==> run D: inputs <==
// spi_host
module spi_host #
	(
		parameter C_S_AXIS_TDATA_WIDTH = 32,
		parameter integer C_S_AXI_DATA_WIDTH	= 32,
		parameter integer C_S_AXI_ADDR_WIDTH	= 8,
		parameter integer SPI_CS_WIDTH	= 16
	) (
	input spi_clk_i,
	output spi_clk_o,
	output spi_clk_t,
	input spi_mosi_i,
	output spi_mosi_o,
	output spi_mosi_t,
	input spi_miso_i,
	output spi_miso_o,
	output spi_miso_t,
	input [SPI_CS_WIDTH - 1:0]spi_cs_i,
	output [SPI_CS_WIDTH - 1:0]spi_cs_o,
	output [SPI_CS_WIDTH - 1:0]spi_cs_t,
	input  s_axi_aclk,
	input  s_axi_aresetn,
	input [C_S_AXI_ADDR_WIDTH-1 : 0] s_axi_awaddr,
	input  s_axi_awvalid,
	output  s_axi_awready,
	input [C_S_AXI_DATA_WIDTH-1 : 0] s_axi_wdata,
	input  s_axi_wvalid,
	output  s_axi_wready,
	output [1 : 0] s_axi_bresp,
	output  s_axi_bvalid,
	input  s_axi_bready,
	input [C_S_AXI_ADDR_WIDTH-1 : 0] s_axi_araddr,
	input  s_axi_arvalid,
	output  s_axi_arready,
	output [C_S_AXI_DATA_WIDTH-1 : 0] s_axi_rdata,
	output [1 : 0] s_axi_rresp,
	output  s_axi_rvalid,
	input  s_axi_rready,
	output  s_axis_tready,
	input [C_S_AXIS_TDATA_WIDTH-1 : 0] s_axis_tdata,
	input  s_axis_tlast,
	input  s_axis_tvalid,
	input  m_axis_tready,
	output [C_S_AXIS_TDATA_WIDTH-1 : 0] m_axis_tdata,
	output  m_axis_tlast,
	output  m_axis_tvalid
);
localparam integer OP_STATUS_ADDR = 0;
localparam integer DATA_ACCESS_ADDR = 4;
localparam integer SPI_CS_W1C_ADDR = 8;
localparam integer SPI_CHIP_SEL_ADDR = 12;
localparam integer SPI_CS_W1S_ADDR = 16;
localparam integer SPI_CTL_ADDR = 20;
localparam integer SPI_CLK_SPCL_ADDR = 24;
localparam integer SPI_BURST_CNT_ADDR = 28;
wire rst_n;
assign rst_n = s_axi_aresetn;
reg [C_S_AXI_ADDR_WIDTH-1:0]awaddr_r;
wire aw_success;
assign aw_success = s_axi_awvalid & s_axi_awready;
reg [C_S_AXI_ADDR_WIDTH-1:0]araddr_r;
wire ar_success;
assign ar_success = s_axi_arvalid & s_axi_arready;
wire spi_state_is_idle;
assign spi_state_is_idle = (spi_control_state == AXI_SPI_STATE_IDLE);
always @(posedge s_axi_aclk or negedge rst_n ) begin
	if(~rst_n)begin
		awaddr_r <= 0;
  ...
export LEC_CHECK = 0
export CAP_MARGIN = 20
export CORE_MARGIN = 2
export CORE_UTILIZATION = 72
export CTS_CLUSTER_DIAMETER = 34
export CTS_CLUSTER_SIZE = 25
export PLACE_DENSITY_LB_ADDON = 0.25
export SETUP_SLACK_MARGIN = 1.24
export SLEW_MARGIN = 20
export TNS_END_PERCENT = 50
create_clock -name core_clock -period 4.27 [get_ports {s_axi_aclk}]
run.sh (not shown) runs the stock make flow with config.mk's settings and CLKGATE_MAP_FILE=.
==> run M (differences from run D) <==
--- a/flow/config.mk
+++ b/flow/config.mk
@@ -9,8 +9,8 @@
 export CORE_MARGIN = 2
 export CORE_UTILIZATION = 72
-export CTS_CLUSTER_DIAMETER = 34
-export CTS_CLUSTER_SIZE = 25
-export PLACE_DENSITY_LB_ADDON = 0.25
-export SETUP_SLACK_MARGIN = 1.24
+export CTS_CLUSTER_DIAMETER = 91
+export CTS_CLUSTER_SIZE = 24
+export PLACE_DENSITY = 0.35
+export SETUP_SLACK_MARGIN = 1.18
 export SLEW_MARGIN = 20
-export TNS_END_PERCENT = 50
+export TNS_END_PERCENT = 80
==> run R (differences from run D) <==
==> flow/config.mk (replaced) <==
export PLATFORM = sky130hd
export DESIGN_NAME = spi_host
export DESIGN_NICKNAME = spi_host
export VERILOG_FILES = /design/flow/design.v
export SDC_FILE = /design/flow/constraint.sdc
export NUM_CORES = 4
export LEC_CHECK = 0
export CAP_MARGIN = 20
export CORE_MARGIN = 2
export CORE_UTILIZATION = 42
export CTS_CLUSTER_SIZE = 27
export GPL_ROUTABILITY_DRIVEN = 1
export MAX_ROUTING_LAYER = met4
export PLACE_DENSITY_LB_ADDON = 0.09
export SETUP_SLACK_MARGIN = 1.19
export SLEW_MARGIN = 20
==> flow/constraint.sdc (replaced) <==
create_clock -name core_clock -period 11.4 [get_ports {s_axi_aclk}]
set_input_delay 2.2800 -clock core_clock [delete_from_list [all_inputs] [get_ports {s_axi_aclk}]]
set_output_delay 2.2800 -clock core_clock [all_outputs]
set_load 0.01 [all_outputs]
==> metrics.cfg <==
[outcome]
status=aborted with a tool error
stop_stage=global routing
error=[ERROR GRT-0232] Routing congestion too high. Check the congestion heatmap in the GUI.

[die]
die_h_um=142
die-area_mm2=0.0201

[placed_design]
placed_cell_area_mm2=0.0156

-- figures above: run D

==> metrics.cfg <==
[outcome]
status=no timing/DRC/antenna violations

[timing]
whs_ns=0.375
tightest_slew_ns=1.13

[setup_path]
crit_slowest_cell=dfstp_2
r2r-start=spi_control_state[1]

[placed_design]
placed_cell_area_mm2=0.0156

[die]
die-area_mm2=0.0201
die_h_um=142

[pwr]
total_power_mw=9.78
power_leader=combinational logic

[logic_synthesis]
synthFlopType=dfrtp_1
postSynthSeqShare_pct=45.1

-- figures above: run M

==> metrics.cfg <==
[logic_synthesis]
postSynthSeqShare_pct=45.1
synthAoiAreaFrac_pct=22.4
synth-simple-area-share_pct=15.2
ys_top_cells_by_count=225 x dfrtp_1, 166 x nor2_1, 144 x nand2_1

[pwr]
p_comb_mw=1.30
p_clk_uw=976

[die]
die_h_um=184

[placed_design]
dp_hpwl_mm=28.8
placed_cell_area_mm2=0.0156

[detailed_routing]
top_layer=met4

[outcome]
status=no timing/DRC/antenna violations

[clocking]
clock-sinks=245

[setup_path]
worstPathRequired_ns=9.12

-- figures above: run R

